## wrapper
module wrapper #(
    parameter DATA_WIDTH = 32,
    parameter ADDR_WIDTH = 8,
    parameter RESP_WIDTH = 3
)
(
    input s3_axi_aclk,
    input s3_axi_aresetn,
    input [ADDR_WIDTH-1:0] s3_axi_awaddr,
    input s3_axi_awvalid,
    output wire s3_axi_awready,
    input [DATA_WIDTH-1:0] s3_axi_wdata,
    input [DATA_WIDTH/8:0] s3_axi_wstrb,
    input s3_axi_wvalid,
    output wire s3_axi_wready,
    output wire [RESP_WIDTH - 1:0] s3_axi_bresp,
    output wire s3_axi_bvalid,
    input s3_axi_bready,
    input [ADDR_WIDTH-1:0] s3_axi_araddr,
    input s3_axi_arvalid,
    output wire s3_axi_arready,
    output wire [DATA_WIDTH-1:0] s3_axi_rdata,
    output wire [RESP_WIDTH - 1:0] s3_axi_rresp,
    output wire s3_axi_rvalid,
    input s3_axi_rready
);
Size in the first run: roughly 6500 cells after synthesis, ~650 flip-flops, about 100 I/O pins, about 58000 µm² of cells after synthesis.
clock: 10.0 ns
lec_check: 0
cap_margin: 20
core_margin: 2
core_utilization: 40
cts_cluster_diameter: 236
slew_margin: 20
tns_end_percent: 45
run.sh (not shown) runs the stock make flow with config.mk's settings and CLKGATE_MAP_FILE=.
Rerun with:
CTS_CLUSTER_DIAMETER = default   (was 236)
TNS_END_PERCENT = default   (was 45)
clock period = 7.78 ns   (was 10.0 ns; I/O delays follow)
What happened: With this change the flow produced a layout that fails on setup timing; final cell count went up by a few percent; clock skew fell by 0.0082 ns; critical path depth climbs by 2; final area rose by a little under a tenth; wire length grows slightly.
Rerun with:
CORE_UTILIZATION = 13   (was 40)
clock period = 10.0 ns   (was 7.78 ns; I/O delays follow)
After rerunning:
- With this change the flow finished clean
- setup slack improved by 1.3 ns
- maximum frequency came out lower by roughly a tenth
- design area came out higher slightly
- power came out lower by about a fifth
- cell count came out higher by well over a third
- synthesized area stays the same
- clock-buffer cell count came out higher by 1
- die size came out higher to 3.0 times its value
- synthesized cell count stays the same
Rerun with:
CORE_UTILIZATION = 66   (was 13)
clock period = 7.52 ns   (was 10.0 ns; I/O delays follow)
After rerunning:
- Now the flow finished but fails on setup timing
- power goes up by a quarter to a third
- wire length goes down by a few percent
- maximum frequency goes up by roughly a tenth
- first-iteration DRC count goes up by about a fifth
- register-to-register slack degrades by 1.5 ns
- worst hold slack degrades by 0.017 ns
- critical path depth goes up by 2
Rerun with:
CORE_UTILIZATION = 40   (was 66)
clock period = 9.39 ns   (was 7.52 ns; I/O delays follow)
Result:
- This time the run completed with no timing, DRC or antenna violations
- worst setup slack improved by 0.83 ns
- die area grows by 64%
- final cell count increases by 4.5%
- total power decreases by 20%
- combinational power goes down by 20%
- clock power shrinks by 19%
- sequential power shrinks by 20%
- routed wire length falls by 4.1%

## v30
wrapper again, from the RTL that the note above started with.
Design wrapper, start of the top module:
module wrapper #(
    parameter DATA_WIDTH = 32,
    parameter ADDR_WIDTH = 8,
    parameter RESP_WIDTH = 3
)
(
    input s3_axi_aclk,
    input s3_axi_aresetn,
    input [ADDR_WIDTH-1:0] s3_axi_awaddr,
    input s3_axi_awvalid,
    output wire s3_axi_awready,
    input [DATA_WIDTH-1:0] s3_axi_wdata,
    input [DATA_WIDTH/8:0] s3_axi_wstrb,
    input s3_axi_wvalid,
    output wire s3_axi_wready,
    output wire [RESP_WIDTH - 1:0] s3_axi_bresp,
    output wire s3_axi_bvalid,
    input s3_axi_bready,
    input [ADDR_WIDTH-1:0] s3_axi_araddr,
    input s3_axi_arvalid,
    output wire s3_axi_arready,
    output wire [DATA_WIDTH-1:0] s3_axi_rdata,
    output wire [RESP_WIDTH - 1:0] s3_axi_rresp,
    output wire s3_axi_rvalid,
    input s3_axi_rready
);
==> flow/config.mk <==
export PLATFORM = sky130hd
export DESIGN_NAME = wrapper
export DESIGN_NICKNAME = wrapper
export VERILOG_FILES = /design/flow/design.v
export SDC_FILE = /design/flow/constraint.sdc
export NUM_CORES = 4
export LEC_CHECK = 0
export CAP_MARGIN = 5
export CORE_MARGIN = 2
export CORE_UTILIZATION = 72
export CTS_CLUSTER_SIZE = 57
export MAX_ROUTING_LAYER = met4
export PLACE_DENSITY_LB_ADDON = 0.0
export SETUP_SLACK_MARGIN = 1.9
export SLEW_MARGIN = 20
==> flow/constraint.sdc <==
create_clock -name core_clock -period 6.5 [get_ports {s3_axi_aclk}]
set_input_delay 1.3000 -clock core_clock [delete_from_list [all_inputs] [get_ports {s3_axi_aclk}]]
set_output_delay 1.3000 -clock core_clock [all_outputs]
set_load 0.01 [all_outputs]
v30 finished all stages; layout check result: FAIL, due to negative setup slack.
Modified inputs, v17 compared to v30
Settings: SETUP_SLACK_MARGIN no longer set, was 1.9; CAP_MARGIN now 20, was 5; MAX_ROUTING_LAYER no longer set, was met4; the clock period (ns, I/O delays scaled along) now 7.52, was 6.5.
Findings:
[flow] v17 | stages: complete | final checks: fail | reason: negative setup slack. v30 has higher number of global-route vias before repair than v17. Reported for v30 and v17, chip footprint turned out identical to the last digit. Final sum of negative setup slack up 50.65 ns in v17 wrt v30. When v17 is measured against v30, its worst-case setup margin in the final layout turns out 1.03 ns higher. Changes observed in v17 relative to v30: antenna diode instance count went down; sequential share of layout area went up. v30 and v17 ended up with nearly the same maximum achievable frequency. v17 — wire length on met2 4.4% lower, v30 as reference. Diff v30 -> v17: leakage power figure decreased by 3.2% relative to the old numbers; register cell area after layout closely matched the old numbers; sum of met3 wire segment lengths after detailed routing decreased by 24% relative to the old numbers.
[inputs] v22 vs v17
Settings: clearing PLACE_DENSITY_LB_ADDON, which used to be 0.0; swapping 72 for 61 in CORE_UTILIZATION; clearing CTS_CLUSTER_SIZE, which used to be 57; swapping 7.52 for 7.3 in the clock period (ns, I/O delays scaled along).
==> results <==
Each of v22 and v17 falls short of a clean finish.
Complete run, failing final checks: v17, reason negative setup slack.
Per the comparison of v22 with v17, total routing usage reported by global routing lower, final design area excluding fillers higher.
Between v22 and v17, the fmax figures differ only marginally.
Compared with v17, v22 has less setup slack.
Per the comparison of v22 with v17, critical path depth moved down; final routed wirelength across all metal layers has decreased; fraction of power consumed by combinational cells did not really move.
Area overhead of the layout relative to synthesis sits higher in v22 than in v17.
v22 ended with less worst hold slack than v17.
### v22 -> v39
Settings: swapping 61 for 40 in CORE_UTILIZATION; swapping 7.3 for 10.0 in the clock period (ns, I/O delays scaled along).
- v39 did not stop at any stage, and its layout met the timing, design-rule and antenna checks.
- Although it ran to completion, v22 produced a layout that fails the final checks because of negative setup slack.
- Fraction of the cycle the final worst path needs: v39 < v22
- Setup slack is lower on v22
- [v39 vs v22] cell area: lower in v39
- [v39] layout overhead on the synthesized area fell 9.0 points relative to v22
- Compare v22 and v39 | worst hold slack lower: v22
- In v39 relative to v22, total detailed-routing wirelength had gone down slightly.
--- input diff v39..v12 ---
Settings: swapping 40 for 66 in CORE_UTILIZATION; putting ABC_AREA at 1 where nothing was set; putting SETUP_SLACK_MARGIN at -0.5 where nothing was set; swapping 10.0 for 7.45 in the clock period (ns, I/O delays scaled along).
--- outcome ---
Final-layout clock buffer total delta for v12 relative to v39: 1 higher
v39 → v12: overall power consumption rose by about 40%, number of nets at the end of the flow rose by 21%, final standard cell count with taps included and fillers excluded rose by 903.
Sequential cell area fraction in the yosys report down 0.74 points in v12 wrt v39
Worst voltage drop across the vdd grid (v12 over v39): increase, about 110%
Going from v39 to v12, clock network contribution to total cell area flat, clock network power share up 1.3 points.
Measured against v39, the total met2 wirelength after detailed routing of v12 comes out at 1.10 times the reference value.
What the final checks of v12 revealed, after a flow that finished every stage, was a layout that fails on negative setup slack.
Power is estimated from default activity; no workload was simulated.
